Setup of run A:
// axis_matvec_mul
module axis_matvec_mul #(
    parameter R=8, C=8, W_X=4, W_K=3,
    localparam W_Y = W_X + W_K + $clog2(C)
)(
    input  logic clk, rstn,
    output logic s_axis_kx_tready,
    input  logic s_axis_kx_tvalid,
    input  logic [R*C*W_K + C*W_X -1:0] s_axis_kx_tdata,
    input  logic m_axis_y_tready,
    output logic m_axis_y_tvalid,
    output logic [R*W_Y-1:0] m_axis_y_tdata
);
Size: about 6800 cells after synthesis, about 1300 flip-flops, ~310 I/O pins.
clock: 5.28 ns
lec_check: 0
cap_margin: 20
core_margin: 2
core_utilization: 58
setup_slack_margin: 0.97
slew_margin: 20
run.sh (not shown) runs the stock make flow with config.mk's settings and CLKGATE_MAP_FILE=.
diff inputs: run A => run B
Settings: SETUP_SLACK_MARGIN: 0.97 -> unset; CORE_UTILIZATION: 58 -> 40; the clock period (ns, I/O delays scaled along): 5.28 -> 3.67.
Of the two values seen for worst hold path class, in -> async was produced by run A and reg -> reg by run B.
Relative to run A, antenna diode count has gone up in run B.
NOTE: slew at the pin closest to its max-slew limit in run B falls short of that of run A
Topmost layer with routed signal wires: met5 -> run A, met4 -> run B
Summary of run B over run A: critical path depth moved up, non-clock buffer count rose by 81, standard cell area after detailed placement rose by 2.0%, maximum number of pins on one net before global-route repair now sits lower, cell count climbed 899.
diff inputs: run B => run C
Settings: CTS_CLUSTER_SIZE: unset -> 45; PLACE_DENSITY: unset -> 0.65; CORE_UTILIZATION: 40 -> 72; SETUP_SLACK_MARGIN: unset -> 0.77; CAP_MARGIN: 20 -> 40; the clock period (ns, I/O delays scaled along): 3.67 -> 3.05.
[summary]
- Run C vs. run B: count of hold-fix buffers inserted at cts about even, setup slack fell 0.23 ns, register-to-register slack fell 0.23 ns, placed standard-cell area fell 1.2%.
- On clock skew: run C sits below run B.
- Synthesis-to-layout area growth in run C is 8.6 points above run B.
Input changes introduced in run D (baseline for comparison: run C):
Settings: an added CTS_CLUSTER_DIAMETER of 226; a change of CTS_CLUSTER_SIZE from 45 to 10; an added ABC_AREA of 1; a deleted PLACE_DENSITY that had been 0.65; a change of SETUP_SLACK_MARGIN from 0.77 to 0.3; a change of CAP_MARGIN from 40 to 20; a change of the clock period (ns, I/O delays scaled along) from 3.05 to 1.88.
==> comparison <==
Run C | status: complete | timing, DRC, antenna: pass
Run D finished all stages; layout check result: FAIL, due to negative setup slack.
Cmp run D vs run C: least setup slack across all paths after layout lower in run D
Run D vs run C — routed wire length climbed by more than 10%
When run D is measured against run C, its largest stage delay on the critical path turns out 0.06 ns higher.
Count of filler cells inserted in the layout essentially unchanged between run D and run C.


The RTL this note starts from:
==> flow/design.v <==
module matvec_mul #(
    parameter R=8, C=8, W_X=8, W_K=8,
    localparam DEPTH = $clog2(C),
               W_M = W_X + W_K,
               W_Y = W_M + DEPTH
  )(  
    input  logic clk, cen,
    input  logic signed [R-1:0][C-1:0][W_K-1:0] k,
    input  logic signed        [C-1:0][W_X-1:0] x, 
    output logic signed        [R-1:0][W_Y-1:0] y
  );
  localparam C_PAD = 2**$clog2(C);
  logic signed [W_Y-1:0] tree [R][DEPTH+1][C_PAD];  
  logic signed [C_PAD-1:0][W_X-1:0] x_pad;
  logic signed [R-1:0][C_PAD-1:0][W_K-1:0] k_pad;      
  always_comb begin
    x_pad = '0;
    k_pad = '0;
    for (int i = 0; i < C; i++) begin
      x_pad[i] = x[i];
    end
    for (int i = 0; i < R; i++) begin
      for (int j = 0; j < C; j++) begin
        k_pad[i][j] = k[i][j];
      end
    end
  end
  genvar r, c, d, a;
  for (r=0; r<R; r=r+1) begin
    for (c=0; c<C_PAD; c=c+1)
      always_ff @(posedge clk)   
        if (cen) tree[r][0][c] <= $signed(k_pad[r][c]) * $signed(x_pad[c]);
    for (d=0; d<DEPTH; d=d+1)
      for (a=0; a<C_PAD/2**(d+1); a=a+1)
        always_ff @(posedge clk)   
          if (cen) tree[r][d+1][a] <= tree[r][d][2*a] + tree[r][d][2*a+1];
    assign y[r] = tree[r][DEPTH][0];
  end
endmodule
module axis_matvec_mul #(
    parameter R=8, C=8, W_X=4, W_K=3,
    localparam W_Y = W_X + W_K + $clog2(C)
)(
    input  logic clk, rstn,
    output logic s_axis_kx_tready,
    input  logic s_axis_kx_tvalid,
    input  logic [R*C*W_K + C*W_X -1:0] s_axis_kx_tdata,
    input  logic m_axis_y_tready,
    output logic m_axis_y_tvalid,
    output logic [R*W_Y-1:0] m_axis_y_tdata
);
    typedef enum logic [2:0] {
        IDLE,
        LOAD_DATA,
        COMPUTING,
        RESULT_READY
    } state_t;
    state_t state, next_state;
    logic [R-1:0][C-1:0][W_K-1:0] k_reg;
    logic [C-1:0][W_X-1:0] x_reg;
    logic [R*W_Y-1:0] y_reg;
    logic computing;
    logic [$clog2(C+2)-1:0] compute_counter;
    always_ff @(posedge clk or negedge rstn) begin
        if (!rstn) begin
            state <= IDLE;
        end else begin
            state <= next_state;
        end
    end
    matvec_mul #(
        .R(R), .C(C), .W_X(W_X), .W_K(W_K)
    ) MATVEC (
        .clk(clk),
        .cen(computing),
        .k(k_reg),
        .x(x_reg),
        .y(y_reg)
    );
    always_comb begin
        next_state = state;
        case (state)
            IDLE: 
                if (s_axis_kx_tvalid && s_axis_kx_tready)
                    next_state = LOAD_DATA;
            LOAD_DATA:
                next_state = COMPUTING;
            COMPUTING: 
                if (compute_counter == C+1)
                    next_state = RESULT_READY;
            RESULT_READY:
                if (m_axis_y_tready)
                    next_state = IDLE;
        endcase
    end
    always_ff @(posedge clk or negedge rstn) begin
        if (!rstn) begin
            k_reg <= '0;
            x_reg <= '0;
            computing <= 1'b0;
            compute_counter <= '0;
            m_axis_y_tvalid <= 1'b0;
            m_axis_y_tdata <= '0;
        end else begin
            case (state)
                IDLE: begin
                    compute_counter <= '0;
                    computing <= 1'b0;
                    if (s_axis_kx_tvalid && s_axis_kx_tready) begin
                        for (int r = 0; r < R; r++) begin
                            for (int c = 0; c < C; c++) begin
                                k_reg[r][c] <= s_axis_kx_tdata[(r*C + c)*W_K +: W_K];
                            end
                        end
                        for (int c = 0; c < C; c++) begin
                            x_reg[c] <= s_axis_kx_tdata[R*C*W_K + c*W_X +: W_X];
                        end
                    end
                end
                LOAD_DATA: begin
                    computing <= 1'b1;
                end
                COMPUTING: begin
                    compute_counter <= compute_counter + 1;
                    if (compute_counter == C+1) begin
                        m_axis_y_tdata <= y_reg;
                        m_axis_y_tvalid <= 1'b1;
                        computing <= 1'b0;
                    end
                end
                RESULT_READY: begin
                    if (m_axis_y_tready) begin
                        m_axis_y_tvalid <= 1'b0;
                    end
                end
            endcase
        end
    end
    assign s_axis_kx_tready = (state == IDLE);
endmodule
export LEC_CHECK = 0
export CAP_MARGIN = 20
export CORE_ASPECT_RATIO = 1.4
export CORE_MARGIN = 2
export CORE_UTILIZATION = 40
export CTS_CLUSTER_DIAMETER = 196
export SETUP_SLACK_MARGIN = 0.53
export SLEW_MARGIN = 20
export TNS_END_PERCENT = 25
create_clock -name core_clock -period 8.0 [get_ports {clk}]
The baseline passed the timing, DRC and antenna checks.
Edit:
Settings changed: ABC_AREA set to 1, CORE_ASPECT_RATIO 1.4 to not set, CORE_UTILIZATION 40 to 72, CTS_CLUSTER_DIAMETER 196 to 226, CTS_CLUSTER_SIZE set to 10, TNS_END_PERCENT 25 to 10.
Clock period 8.0 ns to 1.88 ns, I/O delays scaled along.
=> With this change the flow failed in global routing (GRT-0232). Synthesized cell count climbs by 34%. Die area drops by 42%. Area after synthesis climbs by 3.3%.
Edit:
Settings changed: ABC_AREA 1 to not set, CORE_UTILIZATION 72 to 61, CTS_CLUSTER_DIAMETER 226 to not set, CTS_CLUSTER_SIZE 10 to not set, SETUP_SLACK_MARGIN 0.53 to 0.97, TNS_END_PERCENT 10 to not set.
Clock period 1.88 ns to 5.28 ns, I/O delays scaled along.
Outcome: With this change the flow ran to the end with no violations. Die area grows by about 14%. Synthesized cell count went down by 26%. Synthesized area shrinks by 3.2%.
Edit:
Settings changed: ABC_AREA set to 1, CORE_UTILIZATION 61 to 72, SETUP_SLACK_MARGIN 0.97 to 0.3.
Clock period 5.28 ns to 1.99 ns, I/O delays scaled along.
=>
- Now the flow finished but fails on setup timing
- cell area grows by 15%
- worst setup slack degrades by 3400 ps
- global-route usage is higher by 14 points
- clock-buffer cell count came out lower by 23
